// median_calc
module median_calc #(parameter POPSIZE = 100,DATA_WIDTH = 8)(
    input logic clk,
    input logic rst,
    input logic [DATA_WIDTH-1:0] data_in,
    input logic data_rdy,
    output [DATA_WIDTH-1:0] median,
    output data_vld
);
make LEC_CHECK=0 ABC_AREA=1 CAP_MARGIN=20 CORE_ASPECT_RATIO=0.92 CORE_MARGIN=2 CORE_UTILIZATION=72 PLACE_DENSITY=0.6 SETUP_SLACK_MARGIN=0.77 SLEW_MARGIN=20 finish   # period 2.75 ns
run.sh (not shown) runs the stock make flow with config.mk's settings and CLKGATE_MAP_FILE=.
The starting point finished but failed the layout checks on negative setup slack.
Next try:
Settings changed: ABC_AREA 1 to default, CORE_ASPECT_RATIO 0.92 to default, CORE_UTILIZATION 72 to 16, SETUP_SLACK_MARGIN 0.77 to default.
Clock period 2.75 ns to 4.57 ns, I/O delays scaled along.
=>
- Now the flow produced a clean layout
- wire length falls by 29%
- sequential power falls by 42%
- via count falls by 31%
- die area rises to 4.1 times its value
- worst hold slack gains 0.16 ns
- final cell count falls by 1.2%
- power falls by 59%
- global-route usage falls by 31 points
- synthesized area falls by 8.0%
Next try:
Settings changed: CORE_UTILIZATION 16 to 67, CTS_CLUSTER_DIAMETER from default to 56.
Clock period 4.57 ns to 2.41 ns, I/O delays scaled along.
Final area goes up slightly.
Core utilization goes up by 61 points.
Clock-buffer cell count goes down by 13.
Synthesized cell count does not change.
Flip-flop count is unchanged.
Register-to-register slack loses 1.6 ns.
Non-clock buffer count goes up by 189.
Die area goes down by well over a third.
Worst setup slack loses 1.3 ns.
Power goes up by well over a third.
Wire length goes up by a few percent.
Next try:
Settings changed: CORE_UTILIZATION 67 to 70, CTS_CLUSTER_DIAMETER 56 to 139, CTS_CLUSTER_SIZE from default to 24, MAX_ROUTING_LAYER from default to met4.
Clock period 2.41 ns to 3.29 ns, I/O delays scaled along.
Outcome:
- non-clock buffer count goes down by 126
- wire length goes down by a few percent
- register-to-register slack gains 0.53 ns
- design area goes down by roughly a tenth
- via count goes down by a few percent
- sequential power goes down by a quarter to a third
- clock-buffer cell count goes down by 43
- setup slack gains 0.29 ns
- synthesized cell count stays the same
- die area goes down by a few percent

========
The RTL this note starts from:
==> flow/design.v <==
module sort_reg #(parameter DATA_WIDTH =8)(
    input logic clk,
    input logic rst,
    input logic clr,
    input logic GT_in,
    input logic [DATA_WIDTH-1:0] data_in,
    input logic [DATA_WIDTH-1:0] prev_data,
    input logic data_rdy,
    output logic [DATA_WIDTH-1:0] data_out,
    output logic GT
);
logic [DATA_WIDTH-1:0] data_out_d;
logic [DATA_WIDTH-1:0] data_out_q;
assign GT = (data_in >data_out_q);
assign data_out = data_out_q;
always_ff@(posedge clk or posedge rst)begin
    if(rst)begin
        data_out_q <= 'b0;
    end else if(clr) begin
        data_out_q <= 'b0;
    end else begin
        data_out_q <= data_out_d;
    end
end
always_comb begin
    if(data_rdy) begin
        if(GT && GT_in)begin
            data_out_d = prev_data;
        end else if(GT && !GT_in) begin
            data_out_d = data_in;
        end else begin
            data_out_d = data_out_q;
        end
    end else begin
        data_out_d = data_out_q;
    end
end
endmodule
module median_calc #(parameter POPSIZE = 100,DATA_WIDTH = 8)(
    input logic clk,
    input logic rst,
    input logic [DATA_WIDTH-1:0] data_in,
    input logic data_rdy,
    output [DATA_WIDTH-1:0] median,
    output data_vld
);
logic [DATA_WIDTH-1:0] data_out_array[POPSIZE:0];
logic GT_array[POPSIZE:0];
logic [$clog2(POPSIZE):0] counter_d;
logic [$clog2(POPSIZE):0] counter_q;
logic [DATA_WIDTH-1:0] median_d;
logic [DATA_WIDTH-1:0] median_q;
logic data_vld_q;
logic data_vld_d;
logic reg_rst;
logic [DATA_WIDTH-1:0] data_in_d;
logic [DATA_WIDTH-1:0] data_in_q;
logic data_rdy_d;
logic data_rdy_q;
logic reg_rst_d;
logic reg_rst_q;
assign reg_rst = reg_rst_q;
assign data_rdy_d = data_rdy;
assign data_in_d = data_in;
assign GT_array[POPSIZE] = 0;
assign data_vld = data_vld_q;
assign median = median_q;
genvar i;
generate
  for (i = 0; i < POPSIZE; i++) begin : instance_gen
    if (i == 0) begin
      sort_reg #(
        .DATA_WIDTH(DATA_WIDTH)
      ) instance_0 (
        .clk(clk),
        .rst(rst),
        .clr(reg_rst),
        .GT_in(1'b0),
        .data_in(data_in),
        .prev_data('b0),
        .data_out(data_out_array[0]),
        .GT(GT_array[0]),
        .data_rdy(data_rdy)
      );
    end else begin
      sort_reg #(
        .DATA_WIDTH(DATA_WIDTH)
      ) instance_i (
        .clk(clk),
        .rst(rst),
        .clr(reg_rst),
        .GT_in(GT_array[i-1]),  
        .data_in(data_in),
        .prev_data(data_out_array[i-1]),  
        .data_out(data_out_array[i]),
        .GT(GT_array[i]),
        .data_rdy(data_rdy)
      );
    end
  end
endgenerate
always_ff@(posedge clk or posedge rst)begin
    if(rst)begin
        counter_q <= 'b0;
        median_q <= 'b0;
        data_vld_q <= 'b0;
        data_in_q <= 'b0;
        data_rdy_q <='b0;
        reg_rst_q <= 'b0;
    end else begin
        data_in_q <=data_in_d;
        data_rdy_q <=data_rdy_d;
        counter_q <= counter_d;
        median_q <= median_d;
        data_vld_q <= data_vld_d;
        reg_rst_q <= reg_rst_d;
    end
end
always_comb begin
    reg_rst_d = 'b0;
        data_vld_d = 'b0;
        counter_d = counter_q;
        median_d = median_q;
        if (counter_q == POPSIZE) begin
            median_d = (POPSIZE % 2 == 0) ? data_out_array[POPSIZE/2 - 1] : data_out_array[POPSIZE/2];
            reg_rst_d = 'b1;
            data_vld_d = 'b1;
            counter_d = 'b0;
        end else if(counter_q == 0) begin
            reg_rst_d ='b0;
        end
        if (data_rdy) begin
            counter_d = counter_q + 1;
        end
    end
endmodule
export LEC_CHECK = 0
export ABC_AREA = 1
export CAP_MARGIN = 20
export CORE_ASPECT_RATIO = 0.92
export CORE_MARGIN = 2
export CORE_UTILIZATION = 72
export CTS_CLUSTER_DIAMETER = 400
export CTS_CLUSTER_SIZE = 98
export PLACE_DENSITY = 0.6
export SLEW_MARGIN = 20
create_clock -name core_clock -period 1.59 [get_ports {clk}]
The starting point died in clock tree synthesis (4_1_cts) with DPL-0038.
==> next run, changes <==
ABC_AREA = default   (was 1)
CORE_ASPECT_RATIO = default   (was 0.92)
CORE_UTILIZATION = 58   (was 72)
CTS_CLUSTER_DIAMETER = default   (was 400)
CTS_CLUSTER_SIZE = default   (was 98)
clock period = 3.33 ns   (was 1.59 ns; I/O delays follow)
Outcome: This time the run finished clean; synthesized area shrinks by 8.0%; synthesized cell count fell by 34%; die size is higher by 14%.
==> next run, changes <==
CORE_UTILIZATION = 68   (was 58)
CTS_CLUSTER_SIZE = 36   (was default)
PLACE_DENSITY = default   (was 0.6)
SETUP_SLACK_MARGIN = -0.25   (was default)
clock period = 2.59 ns   (was 3.33 ns; I/O delays follow)
Result:
- utilization rose by 15 points
- non-clock buffer count rose by 117
- hold slack is better by 69 ps
- sequential cell count does not change
- design area goes up by 5.8%
- final cell count came out higher by 0.61%
- worst setup slack is worse by 230 ps
- die area is lower by 14%
- power went up by 38%
- clock power goes up by 25%
==> next run, changes <==
CTS_CLUSTER_SIZE = default   (was 36)
SETUP_SLACK_MARGIN = 0.75   (was -0.25)
After rerunning: The new run aborted during global routing (5_1_grt) (ODB-0269); synthesized area does not change; die size is unchanged; synthesized cell count stays the same.
No activity file was given, so power comes from the tool's default toggle rates.
